==> run a: inputs <==
==> flow/design.v <==
module clkdivider( input PCLK, input PRESERN, output wire newclk, output wire rise );
reg[1:0] counter;
always@(posedge PCLK)
begin
    if(!PRESERN)
        counter <= 2'd0;
    else
        counter <= counter + 1;
end
assign newclk = counter[1];
assign rise = (counter == 2'b01);
endmodule
module clkdivider_vgaFlash(input PCLK, input PRESERN, output wire newclk, output wire rise );
reg[19:0] counter;
always@(posedge PCLK)
begin
    if(!PRESERN)
        counter <= 20'd0;
    else
        counter <= counter + 1;
end
assign newclk = counter[19];
assign rise = (counter == 20'h7FFFF);
endmodule
module halfclk( input PCLK, input PRESERN, input en, output wire newclk, output wire rise );
reg counter;
always@(posedge PCLK)
begin
    if(!PRESERN)
        counter <= 1'b0;
    else if(en)
        counter <= counter + 1;
end
assign newclk = counter;
assign rise = en & ~counter;
endmodule
module vgacontrol(  
input PCLK, 				 
input PRESERN, 				 
input PSEL, 				 
input PENABLE, 				 
output wire PREADY, 		 
output wire PSLVERR,		 
input PWRITE,				 
input [31:0] PADDR,			 
input wire [31:0] PWDATA,	 
output reg [31:0] PRDATA,	 
output HS, 
output VS, 
output reg vga_R,
output reg vga_G,
output reg vga_B,
input SW,
input SW2,
input SW3
);
assign PSLVERR = 0;
assign PREADY = 1;
reg [31:0] player1;
reg [31:0] player2;
reg [31:0] whichplayer;
reg [31:0] winner;
wire player1_score;
wire player2_score;
wire p1_p;
wire p2_p;
wire p_u;
wire win_out;
wire pwin_out1;
wire pwin_out2;
wire player1_write = (PSEL & PENABLE & PWRITE & (PADDR[11:0] == 12'h104));
wire player2_write = (PSEL & PENABLE & PWRITE & (PADDR[11:0] == 12'h108));
wire whichplayer_write = (PSEL & PENABLE & PWRITE & (PADDR[11:0] == 12'h114));
wire winner_write = (PSEL & PENABLE & PWRITE & (PADDR[11:0] == 12'h118));
wire SWDebounce;
wire SWDebounce2;
wire SWDebounce3;
wire pwin1_out;
wire pwin2_out;
wire quarterclk, quarter_rise;
wire flashclk, flash_rise, half_flash, half_rise, quarter_flash, quarter_flash_rise;
Button_Debouncer db1(PCLK, PRESERN, SW, SWDebounce);
Button_Debouncer db2(PCLK, PRESERN, SW2, SWDebounce2);
Button_Debouncer db3(PCLK, PRESERN, SW3, SWDebounce3);
always @(posedge PCLK) 		 
begin
    if(!PRESERN)
        PRDATA <= 32'd0;
    else if(PADDR[11:0] == 12'h100)
    begin
        PRDATA[31:1] <= 31'h00000000;				 
        PRDATA[0] <= SWDebounce; 	 
    end
    else if(PADDR[11:0] == 12'h104)
    begin				
        PRDATA <= player1;
    end
    else if(PADDR[11:0] == 12'h108)
    begin				
        PRDATA <= player2;
    end
    else if(PADDR[11:0] == 12'h10C)
    begin
        PRDATA[31:1] <= 31'h00000000;				 
        PRDATA[0] <= SWDebounce2; 
    end
    else if(PADDR[11:0] == 12'h114)
    begin				 
        PRDATA <= whichplayer; 
    end
    else if(PADDR[11:0] == 12'h118)
    begin
        PRDATA[31:1] <= 31'h00000000;				 
        PRDATA[0] <= SWDebounce3; 
    end
end
always @(posedge PCLK) 		 
begin
	if(!PRESERN)
    begin
        player1 <= 32'd0;
        player2 <= 32'd0;
        whichplayer <= 32'd0;
        winner <= 32'd0;
    end
    else if(player1_write)
        player1 <= PWDATA;
	else if(player2_write)
        player2 <= PWDATA;
    else if(whichplayer_write)
        whichplayer <= PWDATA;
    else if(winner_write)
        winner <= PWDATA;
end
wire inDisplayArea;
wire [9:0] CounterX;
wire [8:0] CounterY;
hvsync_generator syncgen(.clk(PCLK), .rst(PRESERN), .en(quarter_rise), .vga_h_sync(HS), .vga_v_sync(VS), 
                            .inDisplayArea(inDisplayArea), .CounterX(CounterX), .CounterY(CounterY));
wire border = (CounterX[9:3]==0) || (CounterX[9:3]==79) || (CounterY[8:3]==0) || (CounterY[8:3]==60) || (CounterX[9:3]==40) || (CounterX[9:3]==39);
scoreDraw sd1(player1, player1_score, 32'd16, 32'd22, CounterX, CounterY, 8'd1);
scoreDraw sd2(player2, player2_score, 32'd56, 32'd22, CounterX, CounterY, 8'd1);
pscoreDraw ps1(CounterX, CounterY, 2, 2, 0, p1_p);
pscoreDraw ps2(CounterX, CounterY, 42, 2, 1, p2_p);
whichDraw wd(CounterX, CounterY, whichplayer, p_u);
pwinDraw pw1(PCLK, CounterX, CounterY, 22, 2, 1, pwin1_out);
pwinDraw pw2(PCLK, CounterX, CounterY, 22, 2, 2, pwin2_out);
winnerDraw wn(PCLK, PRESERN, flash_rise, CounterX, CounterY, 10, 40, win_out);
wire R = (winner>0) ? (win_out | ((winner == 1) ? (pwin1_out  | (~win_out&~pwin1_out&flashclk)) : (~win_out&~pwin2_out&flashclk))) : (border | player1_score | player2_score | p1_p);
wire G = (winner>0) ? (win_out | ((winner == 1) ? (~win_out&~pwin1_out&half_flash) : (~win_out&~pwin2_out&half_flash))) : (border | player1_score | player2_score | p_u);
wire B = (winner>0) ? (win_out | ((winner == 2) ? (pwin2_out  | (~win_out&~pwin2_out&quarter_flash)) : (~win_out&~pwin1_out&quarter_flash))) : (border | player1_score | player2_score | p2_p);
clkdivider cd(PCLK, PRESERN, quarterclk, quarter_rise);
clkdivider_vgaFlash cdf(PCLK, PRESERN, flashclk, flash_rise);
halfclk hc1(PCLK, PRESERN, flash_rise, half_flash, half_rise);
halfclk hc2(PCLK, PRESERN, half_rise, quarter_flash, quarter_flash_rise);
always @(posedge PCLK)
begin
  if(!PRESERN)
  begin
    vga_R <= 1'b0;
    vga_G <= 1'b0;
    vga_B <= 1'b0;
  end
  else if(quarter_rise)
  begin
    vga_R <= R & inDisplayArea;
    vga_G <= G & inDisplayArea;
    vga_B <= B & inDisplayArea;
  end
end
endmodule
module hvsync_generator(clk, rst, en, vga_h_sync, vga_v_sync, inDisplayArea, CounterX, CounterY);
input clk;
input rst;
input en;
output vga_h_sync, vga_v_sync;
output inDisplayArea;
output [9:0] CounterX;
output [8:0] CounterY;
reg [9:0] CounterX;
reg [8:0] CounterY;
wire CounterXmaxed = (CounterX==10'h2FF);
always @(posedge clk)
if(!rst)
	CounterX <= 0;
else if(en)
begin
if(CounterXmaxed)
	CounterX <= 0;
else
	CounterX <= CounterX + 1;
end
always @(posedge clk)
if(!rst)
	CounterY <= 0;
else if(en)
begin
if(CounterXmaxed) CounterY <= CounterY + 1;
end
reg	vga_HS, vga_VS;
always @(posedge clk)
if(!rst)
begin
	vga_HS <= 1'b0;
	vga_VS <= 1'b0;
end
else if(en)
begin
	vga_HS <= (CounterX[9:4]==6'h2D);  
	vga_VS <= (CounterY==500);  
end
reg inDisplayArea;
always @(posedge clk)
if(!rst)
	inDisplayArea <= 1'b0;
else if(en)
begin
if(inDisplayArea==0)
	inDisplayArea <= (CounterXmaxed) && (CounterY<480);
else
	inDisplayArea <= !(CounterX==639);
end
assign vga_h_sync = ~vga_HS;
assign vga_v_sync = ~vga_VS;
endmodule
module Button_Debouncer(
input clk,
input rst,  
input PB_in,  
output reg PB_out  
);
    reg [15:0] PB_cnt;  
    reg [1:0] sync;  
    always @(posedge clk)
        sync[1:0] <= {sync[0],~PB_in};
    wire PB_idle = (PB_out==sync[1]);  
    wire PB_cnt_max = &PB_cnt;  
    always @(posedge clk) 
    begin
        if(!rst)
        begin
            PB_cnt <= 16'd0;
            PB_out <= 1'b0;
        end
        else if(PB_idle)
            PB_cnt<= 16'd0;  
        else 
        begin
            PB_cnt<= PB_cnt + 16'd1;  
            if(PB_cnt_max)
            PB_out<= ~PB_out;  
        end
    end
endmodule
module draw(input [31:0]CounterX, input [31:0]CounterY, input [31:0]leftx, input [31:0]rightx, input [31:0]topy, input [31:0]boty, output box);  
    assign box = (((CounterX[9:3]>=leftx) && (CounterX[9:3]<(rightx))) && ((CounterY[8:3]>=topy) && (CounterY[8:3]<(boty))));
endmodule
module numbershift(input [31:0]number, output reg player_shift, input [31:0]x, input [31:0]y, input [31:0]CounterX, input [31:0]CounterY, input [7:0]scale);
    parameter S = 5; parameter C = 16; parameter O = 0; parameter R = 17; parameter E = 18; parameter P = 19; parameter Wl = 20; parameter Wr = 21; parameter N = 22;
    wire box1,box2,box3,box4,box5,box6,box7;    
    draw d1(CounterX, CounterY, x, x+(4 << scale), y, y+(1<<scale), box1);  
    draw d2(CounterX, CounterY, x, x+(4 << scale), y+(8 << scale), y+(8 << scale) + (1 << scale), box2);  
    draw d3(CounterX, CounterY, x, x+(1<<scale), y, y+(4 << scale) + (1 << scale), box3);  
    draw d4(CounterX, CounterY, x, x+(1<<scale), y+(4 << scale), y+(8 << scale) + (1 << scale), box4);  
    draw d5(CounterX, CounterY, x+(4 << scale) - (1 << scale), x+(4 << scale), y, y+(4 << scale) + (1 << scale), box5);  
    draw d6(CounterX, CounterY, x+(4 << scale) - (1 << scale), x+(4 << scale), y+(4 << scale), y+(8 << scale) + (1 << scale), box6);  
    draw d7(CounterX, CounterY, x, x+(4 << scale), y+(4 << scale), y+(4 << scale) + (1 << scale), box7);  
    always @*
    begin
        if(number == 32'd0)
            player_shift = box1 | box2 | box3 | box4 | box5 | box6;
        else if(number == 32'd1)
            player_shift = box3 | box4;
         else if(number == 32'd2)
            player_shift = box1 | box5 | box7 | box4 | box2;
         else if(number == 32'd3)
            player_shift = box1 | box5 | box7 | box6 | box2;
         else if(number == 32'd4)
            player_shift = box3 | box5 | box6 | box7;
         else if(number == 32'd5)
            player_shift = box1 | box2 | box3 | box6 | box7;        
         else if(number == 32'd6)
            player_shift = box1 | box2 | box3 | box4 | box6 | box7;        
         else if(number == 32'd7)
            player_shift = box1 | box5 | box6;        
         else if(number == 32'd8)
            player_shift = box1 | box2 | box3 | box4 | box5 | box6 | box7;        
         else if(number == 32'd9)
            player_shift = box1 | box3 | box5 | box6 | box7;
         else if(number == 32'd16)
            player_shift = box1 | box2 | box3 | box4;
         else if(number == 32'd17)
            player_shift = box1 | box3 | box4;
         else if(number == 32'd18)
            player_shift = box1 | box2 | box3 | box4 | box7;  
         else if(number == 32'd19)
            player_shift = box1 | box3 | box4 | box5 | box7;
         else if(number == 32'd20)
            player_shift = box2 | box3 | box4 | box6;
         else if(number == 32'd21)
            player_shift = box2 | box5 | box6;         
         else if(number == 32'd22)
            player_shift = box1 | box3 | box4 | box5 | box6;
         else
            player_shift = 0;
    end
endmodule
module scoreDraw(input [31:0]number, output reg player_shift, input [31:0]x, input [31:0]y, input [31:0]CounterX, input [31:0]CounterY, input [7:0]scale);
    wire player_shift1, player_shift2, player_shift3;
    numbershift n1(number, player_shift1, x, y, CounterX, CounterY, scale);
    numbershift n2(32'd1, player_shift2, x-5, y, CounterX, CounterY, scale);
    numbershift n3(number-10, player_shift3, x+5, y, CounterX, CounterY, scale);
    always @*
    begin
        if(number < 10 || number >15)
            player_shift = player_shift1;
        else
            player_shift = player_shift2 | player_shift3;
    end
endmodule
module pscoreDraw(input [31:0]CounterX, input [31:0]CounterY, input [31:0]x, input [31:0]y, input player, output player_shift);
    parameter spacing = 5;
    wire p, one_two, s, c, o, r, e;
    numbershift ns1(19, p, x, y, CounterX, CounterY, 0);  
    numbershift ns2(player+1, one_two, x+5, y, CounterX, CounterY, 0);  
    numbershift ns3(5, s, x+12, y, CounterX, CounterY, 0);  
    numbershift ns4(16, c, x+17, y, CounterX, CounterY, 0);  
    numbershift ns5(0, o, x+22, y, CounterX, CounterY, 0);  
    numbershift ns6(17, r, x+27, y, CounterX, CounterY, 0);  
    numbershift ns7(18, e, x+32, y, CounterX, CounterY, 0);  
    assign player_shift = p | one_two | s | c | o | r | e;
endmodule
module winnerDraw(input clk, input rst, input en, input [31:0]CounterX, input [31:0]CounterY, input [31:0]x, input [31:0]y, output win_out);
    wire w1, w2, i, n1, n2, e, r;
    reg tiny;
    always@(posedge clk)
    begin
        if(!rst)
            tiny <= 1'b0;
        else if(en)
            tiny <= ~tiny;
    end
    numbershift ns1(20, w1, x, y, CounterX, CounterY, 1);  
    numbershift ns2(21, w2, x+7, y, CounterX, CounterY, 1);  
    numbershift ns3(1, i, x+20, y, CounterX, CounterY, 1);  
    numbershift ns4(22, n1, x+26, y, CounterX, CounterY, 1);  
    numbershift ns5(22, n2, x+36, y, CounterX, CounterY, 1);  
    numbershift ns6(18, e, x+46, y, CounterX, CounterY, 1);  
    numbershift ns7(17, r, x+56, y, CounterX, CounterY, 1);  
    assign win_out = (w1 | w2 | i | n1 | n2 | e | r) & tiny;
endmodule
module pwinDraw(input clk, input [31:0]CounterX, input [31:0]CounterY, input [31:0]x, input [31:0]y, input [31:0]winner, output pwin_out);
    parameter spacing = 5;
    wire p, num;
    numbershift ns1(19, p, x, y, CounterX, CounterY, 2);  
    numbershift ns2(winner, num, x+24, y, CounterX, CounterY, 2);  
    assign pwin_out = (p | num);
endmodule
module whichDraw(input [31:0]CounterX, input [31:0]CounterY, input [31:0]player, output underline);
    wire box1, box2;
    draw d1(CounterX, CounterY, 2, 38, 12, 13, box1);
    draw d2(CounterX, CounterY, 43, 78, 12, 13, box2);
    assign underline = (player[0]) ? box2: box1;
endmodule
==> flow/run.sh <==
#!/bin/bash
# the make line also repeats each setting of config.mk as NAME=value (left out here)
make -C /OpenROAD-flow-scripts/flow DESIGN_CONFIG=/design/flow/config.mk WORK_HOME=/design/flow/orfs CLKGATE_MAP_FILE= finish
==> flow/config.mk <==
export PLATFORM = sky130hd
export DESIGN_NAME = vgacontrol
export DESIGN_NICKNAME = vgacontrol
export VERILOG_FILES = /design/flow/design.v
export SDC_FILE = /design/flow/constraint.sdc
export NUM_CORES = 4
export LEC_CHECK = 0
export CAP_MARGIN = 20
export CELL_PAD_IN_SITES_DETAIL_PLACEMENT = 1
export CORE_ASPECT_RATIO = 0.75
export CORE_MARGIN = 3
export CORE_UTILIZATION = 40
export CTS_CLUSTER_SIZE = 73
export MIN_ROUTING_LAYER = met2
export PLACE_DENSITY_LB_ADDON = 0.03
export SLEW_MARGIN = 20
==> flow/constraint.sdc <==
create_clock -name core_clock -period 10.0 [get_ports {PCLK}]
set_input_delay 2.0000 -clock core_clock [delete_from_list [all_inputs] [get_ports {PCLK}]]
set_output_delay 2.0000 -clock core_clock [all_outputs]
set_load 0.01 [all_outputs]
==> run b (differences from run a) <==
- CELL_PAD_IN_SITES_DETAIL_PLACEMENT: 1 -> not set
- CORE_ASPECT_RATIO: 0.75 -> not set
- CORE_MARGIN: 3 -> 2
- CORE_UTILIZATION: 40 -> 72
- CTS_CLUSTER_DIAMETER: not set -> 90
- CTS_CLUSTER_SIZE: 73 -> 23
- MIN_ROUTING_LAYER: met2 -> not set
- PLACE_DENSITY_LB_ADDON: 0.03 -> 0.27
- SETUP_SLACK_MARGIN: not set -> 0.85
==> flow/constraint.sdc (replaced) <==
create_clock -name core_clock -period 3.11 [get_ports {PCLK}]
set_input_delay 0.6220 -clock core_clock [delete_from_list [all_inputs] [get_ports {PCLK}]]
set_output_delay 0.6220 -clock core_clock [all_outputs]
set_load 0.01 [all_outputs]
==> run c (differences from run a) <==
- CELL_PAD_IN_SITES_DETAIL_PLACEMENT: 1 -> not set
- CORE_ASPECT_RATIO: 0.75 -> not set
- CORE_MARGIN: 3 -> 2
- CORE_UTILIZATION: 40 -> 72
- CTS_CLUSTER_SIZE: 73 -> not set
- MIN_ROUTING_LAYER: met2 -> not set
- PLACE_DENSITY: not set -> 0.6
- PLACE_DENSITY_LB_ADDON: 0.03 -> not set
==> flow/constraint.sdc (replaced) <==
create_clock -name core_clock -period 2.66 [get_ports {PCLK}]
set_input_delay 0.5320 -clock core_clock [delete_from_list [all_inputs] [get_ports {PCLK}]]
set_output_delay 0.5320 -clock core_clock [all_outputs]
set_load 0.01 [all_outputs]
==> run d (differences from run a) <==
- CELL_PAD_IN_SITES_DETAIL_PLACEMENT: 1 -> not set
- CORE_ASPECT_RATIO: 0.75 -> not set
- CORE_MARGIN: 3 -> 2
- CORE_UTILIZATION: 40 -> 66
- CTS_CLUSTER_DIAMETER: not set -> 52
- CTS_CLUSTER_SIZE: 73 -> 41
- MIN_ROUTING_LAYER: met2 -> not set
- PLACE_DENSITY: not set -> 0.6
- PLACE_DENSITY_LB_ADDON: 0.03 -> not set
- SETUP_SLACK_MARGIN: not set -> 0.49
==> flow/constraint.sdc (replaced) <==
create_clock -name core_clock -period 2.85 [get_ports {PCLK}]
set_input_delay 0.5700 -clock core_clock [delete_from_list [all_inputs] [get_ports {PCLK}]]
set_output_delay 0.5700 -clock core_clock [all_outputs]
set_load 0.01 [all_outputs]
==> comparison <==
Run c aborted during 5_1_grt, error GRT-0116. Run d finished but fails on setup timing. Run a produced a clean layout. Run b finished but fails on setup timing. Of run d and run a, run d has the higher clock skew (gap 0.026 ns). Core utilization, lowest first: run a, run d, run b. Count of clock-buffer cells in the layout: run b is lower than run a (19). Against run b, the critical path depth of run a is lower by 1. In synthesized cell count, run a and run b do not differ. Sequential power, lowest first: run a, run b, run d. Register-to-register slack: run a is higher than run d (5.4 ns). Worst setup slack: run d < run b < run a.
==> figures <==
item                                                                      run b                     run d                     run a           run c
Sequential fraction of design power                                       58.2%                     46.7%                     48.4%               -
Count of cells along the worst hold path                                      0                         0                         0               -
Switching share of power                                                 23.14%                    27.20%                    23.20%               -
Worst endpoint data arrival time                                        3.56 ns                   3.56 ns                   5.27 ns               -
Tapcell Cnt                                                                 265                       280                       457               -
Sequential fraction of total cell area                                   30.64%                    28.08%                    32.16%               -
Most frequent CP cell                                    sky130_fd_sc_hd__buf_4    sky130_fd_sc_hd__buf_4  sky130_fd_sc_hd__nand2_1               -
Design internal power                                                   4547 uW                   5860 uW                   1703 uW               -
Total Power Consumption                                                 5917 uW                   8049 uW                   2218 uW               -
Run status                                             finished with violations  finished with violations  no timing/DRC/antenna violations  did not finish
Last stage reached                                                            -                         -                         -         5_1_grt
Layout check failures                                              setup timing              setup timing                         -               -
Number of detailed-route iterations in the first pass                        12                        15                        12               -
Met2 routed WL                                                    24540 microns             27630 microns             26220 microns               -
Delay of the slowest critical-path stage                                0.48 ns                   0.60 ns                   0.72 ns               -
Slowest cell on the critical path                       sky130_fd_sc_hd__nor4_1   sky130_fd_sc_hd__or4b_4   sky130_fd_sc_hd__nor2_2               -
Start of the worst register-to-register path                        player2[17]       syncgen.CounterX[6]       syncgen.CounterY[7]               -
Placed wire-length estimate after detailed placement              32600 microns             36190 microns             39260 microns   36900 microns
Worst setup skew after layout                                        0.02315 ns                0.04313 ns                0.01730 ns               -
Placement-stage cell area                                           16410 sq um               17330 sq um               15650 sq um     17630 sq um
Power figures rest on the tool's default switching activity, not on a simulated workload.
